## microprocessor
module microprocessor(clk, rst, outputPorts, inputPorts, imem_addr, imem_data, dmem_addr, dmem_we, dmem_wdata, dmem_rdata);
export LEC_CHECK = 0
export ABC_AREA = 1
export CAP_MARGIN = 30
export CELL_PAD_IN_SITES_DETAIL_PLACEMENT = 1
export CORE_ASPECT_RATIO = 1.02
export CORE_MARGIN = 8
export CORE_UTILIZATION = 26
export CTS_CLUSTER_DIAMETER = 270
export GPL_ROUTABILITY_DRIVEN = 1
export MAX_ROUTING_LAYER = met4
export MIN_ROUTING_LAYER = met2
export PLACE_DENSITY_LB_ADDON = 0.05
export SLEW_MARGIN = 25
export TNS_END_PERCENT = 25
create_clock -name core_clock -period 3.99 [get_ports {clk}]
run.sh (not shown) runs the stock make flow with config.mk's settings and CLKGATE_MAP_FILE=.
Change:
- CAP_MARGIN: 30 -> 20
- CELL_PAD_IN_SITES_DETAIL_PLACEMENT: 1 -> default
- CORE_ASPECT_RATIO: 1.02 -> default
- CORE_MARGIN: 8 -> 2
- CORE_UTILIZATION: 26 -> 70
- CTS_CLUSTER_DIAMETER: 270 -> default
- CTS_CLUSTER_SIZE: default -> 58
- GPL_ROUTABILITY_DRIVEN: 1 -> default
- HOLD_SLACK_MARGIN: default -> 0.29
- MAX_ROUTING_LAYER: met4 -> default
- MIN_ROUTING_LAYER: met2 -> default
- PLACE_DENSITY_LB_ADDON: 0.05 -> 0.27
- SLEW_MARGIN: 25 -> 20
- TNS_END_PERCENT: 25 -> default
- clock period: 3.99 -> 2.79 ns (I/O delays scaled with it)
With this change the flow completed and failed the layout checks on negative setup slack.
Global-route usage grows by 14 points.
Total power grows by well over a third.
Final area grows by a few percent.
Count of clock-buffer cells in the layout shrinks by 34.
Change:
- CORE_UTILIZATION: 70 -> 40
- CTS_CLUSTER_SIZE: 58 -> default
- GPL_ROUTABILITY_DRIVEN: default -> 0
- HOLD_SLACK_MARGIN: 0.29 -> default
- PLACE_DENSITY_LB_ADDON: 0.27 -> default
- clock period: 2.79 -> 6.0 ns (I/O delays scaled with it)
The changed run ran to the end with no violations; setup slack improves by 2.2 ns; count of clock-buffer cells in the layout grows by 5; routed wire length shrinks by a few percent; combinational power shrinks by well over a third; design area shrinks by a little under a tenth; utilization shrinks by 41 points; global-route usage shrinks by 23 points; hold slack improves by 0.091 ns; non-clock buffer count shrinks by 594.
Change:
- ABC_AREA: 1 -> 0
- CORE_UTILIZATION: 40 -> 70
- CTS_CLUSTER_SIZE: default -> 58
- GPL_ROUTABILITY_DRIVEN: 0 -> default
- PLACE_DENSITY_LB_ADDON: default -> 0.0
- SETUP_SLACK_MARGIN: default -> 0.79
- clock period: 6.0 -> 2.79 ns (I/O delays scaled with it)
Outcome: The new run did not get past 5_1_grt. Synthesized cell count falls by 35%. Die size decreases by 44%. Synthesized area drops by 2.9%.
Change:
- ABC_AREA: 0 -> 1
- PLACE_DENSITY_LB_ADDON: 0.0 -> default
- SETUP_SLACK_MARGIN: 0.79 -> default
The changed run finished but fails on negative setup slack.
Synthesized cell count rose by 55%.
Die area increases by 3.0%.
Synthesized area rose by 3.0%.


## try-nickel
microprocessor again, from the RTL that the note above started with.
Settings: LEC_CHECK=0, ABC_AREA=1, CAP_MARGIN=0, CELL_PAD_IN_SITES_DETAIL_PLACEMENT=0, CORE_ASPECT_RATIO=0.96, CORE_MARGIN=2, CORE_UTILIZATION=70, CTS_CLUSTER_DIAMETER=221, GPL_ROUTABILITY_DRIVEN=1, MIN_ROUTING_LAYER=met1, SLEW_MARGIN=20, TNS_END_PERCENT=75; clock period 2.81 ns.
In try-nickel the implementation completed, yet the final layout does not meet the checks, the culprit being negative setup slack.
For try-sierra, these inputs were changed with respect to try-nickel:
Settings: changing ABC_AREA from 1 to 0; setting SETUP_SLACK_MARGIN to 0.81 for the first time.
==> results <==
Stage in which a tool error killed try-sierra: 5_1_grt. From try-nickel to try-sierra the numbers moved as follows: post-detailed-placement cell area down 1.7%, final RePlAce weighted congestion down 6.2%. In the metrics for try-sierra and try-nickel, the one carrying the higher area of the placeable core is try-nickel. try-nickel → try-sierra: mean area per synthesized cell rose 4.5 sq um; count of standard-cell rows lost 1; area of the mapped netlist now smaller.
### try-sierra -> try-garnet
Settings: removing CTS_CLUSTER_DIAMETER (formerly 221); changing CAP_MARGIN from 0 to 20; removing ABC_AREA (formerly 0); removing GPL_ROUTABILITY_DRIVEN (formerly 1); removing CELL_PAD_IN_SITES_DETAIL_PLACEMENT (formerly 0); removing CORE_ASPECT_RATIO (formerly 0.96); changing CORE_UTILIZATION from 70 to 40; removing SETUP_SLACK_MARGIN (formerly 0.81); removing TNS_END_PERCENT (formerly 75); removing MIN_ROUTING_LAYER (formerly met1); changing the clock period (ns, I/O delays scaled along) from 2.81 to 4.57.
Results
try-garnet reached the final stage; the timing, design-rule and antenna checks on its layout passed. try-sierra → try-garnet: area of the synthesized netlist per yosys stat has remained practically unchanged, area of placed instances has decreased, height of the chip has increased.
## Diff of input files: try-tundra against try-garnet
Settings: putting CTS_CLUSTER_SIZE at 58 where nothing was set; putting SETUP_SLACK_MARGIN at 0.73 where nothing was set; swapping 40 for 70 in CORE_UTILIZATION; putting ABC_AREA at 0 where nothing was set; swapping 4.57 for 2.79 in the clock period (ns, I/O delays scaled along).
Notes after the runs:
try-tundra vs try-garnet: die height down by more than 10%
Number of nets at floorplan came out exactly the same in try-tundra and try-garnet.
try-garnet did not stop at any stage, and its layout met the timing, design-rule and antenna checks.
try-tundra: it failed with a tool error in 5_1_grt, so there are no final results.
Core utilization at floorplan up 30 points in try-tundra wrt try-garnet
try-tundra against try-garnet; final estimated routing congestion in global placement is up by a few percent.
The width of the die number comes out lower for try-tundra vs try-garnet.


microprocessor again, from the RTL that the note above started with.
export LEC_CHECK = 0
export CAP_MARGIN = 0
export CELL_PAD_IN_SITES_DETAIL_PLACEMENT = 0
export CORE_ASPECT_RATIO = 0.96
export CORE_MARGIN = 2
export CORE_UTILIZATION = 66
export CTS_CLUSTER_DIAMETER = 270
export GPL_ROUTABILITY_DRIVEN = 1
export MIN_ROUTING_LAYER = met1
export SETUP_SLACK_MARGIN = -0.16
export SLEW_MARGIN = 20
export TNS_END_PERCENT = 75
create_clock -name core_clock -period 2.9 [get_ports {clk}]
The baseline ran to the end with violations: negative setup slack.
Then changed:
==> flow/config.mk (replaced) <==
export PLATFORM = sky130hd
export DESIGN_NAME = microprocessor
export DESIGN_NICKNAME = microprocessor
export VERILOG_FILES = /design/flow/design.v
export SDC_FILE = /design/flow/constraint.sdc
export NUM_CORES = 4
export LEC_CHECK = 0
export CAP_MARGIN = 20
export CORE_MARGIN = 2
export CORE_UTILIZATION = 31
export SLEW_MARGIN = 20
==> flow/constraint.sdc (replaced) <==
create_clock -name core_clock -period 8.17 [get_ports {clk}]
set_input_delay 1.6340 -clock core_clock [delete_from_list [all_inputs] [get_ports {clk}]]
set_output_delay 1.6340 -clock core_clock [all_outputs]
set_load 0.01 [all_outputs]
This time the run completed without violations.
Worst hold slack is better by 70 ps.
Sequential share of layout area is higher by 2.1 points.
First-iteration DRC count is lower by about 26%.
Cell count is higher by about 14%.
Die area is higher by 110%.
Clock-buffer cell count is higher by 24.
Then changed:
--- a/flow/config.mk
+++ b/flow/config.mk
@@ -9,3 +9,3 @@
 export CORE_MARGIN = 2
-export CORE_UTILIZATION = 31
+export CORE_UTILIZATION = 65
 export SLEW_MARGIN = 20
==> flow/constraint.sdc (replaced) <==
create_clock -name core_clock -period 2.61 [get_ports {clk}]
set_input_delay 0.5220 -clock core_clock [delete_from_list [all_inputs] [get_ports {clk}]]
set_output_delay 0.5220 -clock core_clock [all_outputs]
set_load 0.01 [all_outputs]
What happened: The new run finished but failed the layout checks on negative setup slack; clock skew falls by 12 ps; worst setup slack is worse by 4200 ps; global-route usage goes up by 22 points; synthesized area stays the same; cell count decreases by roughly a tenth; critical path depth climbs by 14; non-clock buffer count climbs by 630; total power goes up to 3.2 times its value; cell area increases by a few percent; clock-buffer cell count came out lower by 26; die size is lower by well over a third.
Then changed:
--- a/flow/config.mk
+++ b/flow/config.mk
@@ -8,4 +8,11 @@
 export CAP_MARGIN = 20
+export CELL_PAD_IN_SITES_DETAIL_PLACEMENT = 2
+export CORE_ASPECT_RATIO = 1.23
 export CORE_MARGIN = 2
-export CORE_UTILIZATION = 65
+export CORE_UTILIZATION = 47
+export GPL_TIMING_DRIVEN = 1
+export HOLD_SLACK_MARGIN = 0.11
+export MAX_ROUTING_LAYER = met5
+export PLACE_DENSITY = 0.39
+export SETUP_SLACK_MARGIN = 0.42
 export SLEW_MARGIN = 20
==> flow/constraint.sdc (replaced) <==
create_clock -name core_clock -period 5.03 [get_ports {clk}]
set_input_delay 1.0060 -clock core_clock [delete_from_list [all_inputs] [get_ports {clk}]]
set_output_delay 1.0060 -clock core_clock [all_outputs]
set_load 0.01 [all_outputs]
Effect: With this change the flow went through all stages and came out clean. Core utilization goes down by 27 points. Clock skew rose by 11 ps. Die size goes up by well over a third. Sequential power falls by well over a third. Count of clock-buffer cells in the layout climbs by 5. Wire length grows by about a fifth. Synthesized cell count stays the same. First-iteration DRC count drops by well over a third.
Then changed:
==> flow/config.mk (replaced) <==
export PLATFORM = sky130hd
export DESIGN_NAME = microprocessor
export DESIGN_NICKNAME = microprocessor
export VERILOG_FILES = /design/flow/design.v
export SDC_FILE = /design/flow/constraint.sdc
export NUM_CORES = 4
export LEC_CHECK = 0
export ABC_AREA = 0
export CAP_MARGIN = 20
export CORE_MARGIN = 2
export CORE_UTILIZATION = 70
export CTS_CLUSTER_SIZE = 56
export PLACE_DENSITY_LB_ADDON = 0.0
export SETUP_SLACK_MARGIN = 0.84
export SLEW_MARGIN = 20
==> flow/constraint.sdc (replaced) <==
create_clock -name core_clock -period 2.87 [get_ports {clk}]
set_input_delay 0.5740 -clock core_clock [delete_from_list [all_inputs] [get_ports {clk}]]
set_output_delay 0.5740 -clock core_clock [all_outputs]
set_load 0.01 [all_outputs]
With this change the flow never finished: it broke off in global routing (5_1_grt), error ODB-0269. Area after synthesis does not change. Die size is lower by 33%. Synthesized cell count is unchanged.
Then changed:
==> flow/config.mk (replaced) <==
export PLATFORM = sky130hd
export DESIGN_NAME = microprocessor
export DESIGN_NICKNAME = microprocessor
export VERILOG_FILES = /design/flow/design.v
export SDC_FILE = /design/flow/constraint.sdc
export NUM_CORES = 4
export LEC_CHECK = 0
export ABC_AREA = 1
export CAP_MARGIN = 20
export CORE_MARGIN = 2
export CORE_UTILIZATION = 40
export GPL_ROUTABILITY_DRIVEN = 1
export MAX_ROUTING_LAYER = met4
export SLEW_MARGIN = 20
==> flow/constraint.sdc (replaced) <==
create_clock -name core_clock -period 6.0 [get_ports {clk}]
set_input_delay 1.2000 -clock core_clock [delete_from_list [all_inputs] [get_ports {clk}]]
set_output_delay 1.2000 -clock core_clock [all_outputs]
set_load 0.01 [all_outputs]
=> With this change the flow finished clean; die size is higher by well over a third; synthesized cell count rises by well over a third; area after synthesis climbs by a few percent.
Power is estimated from default activity; no workload was simulated.
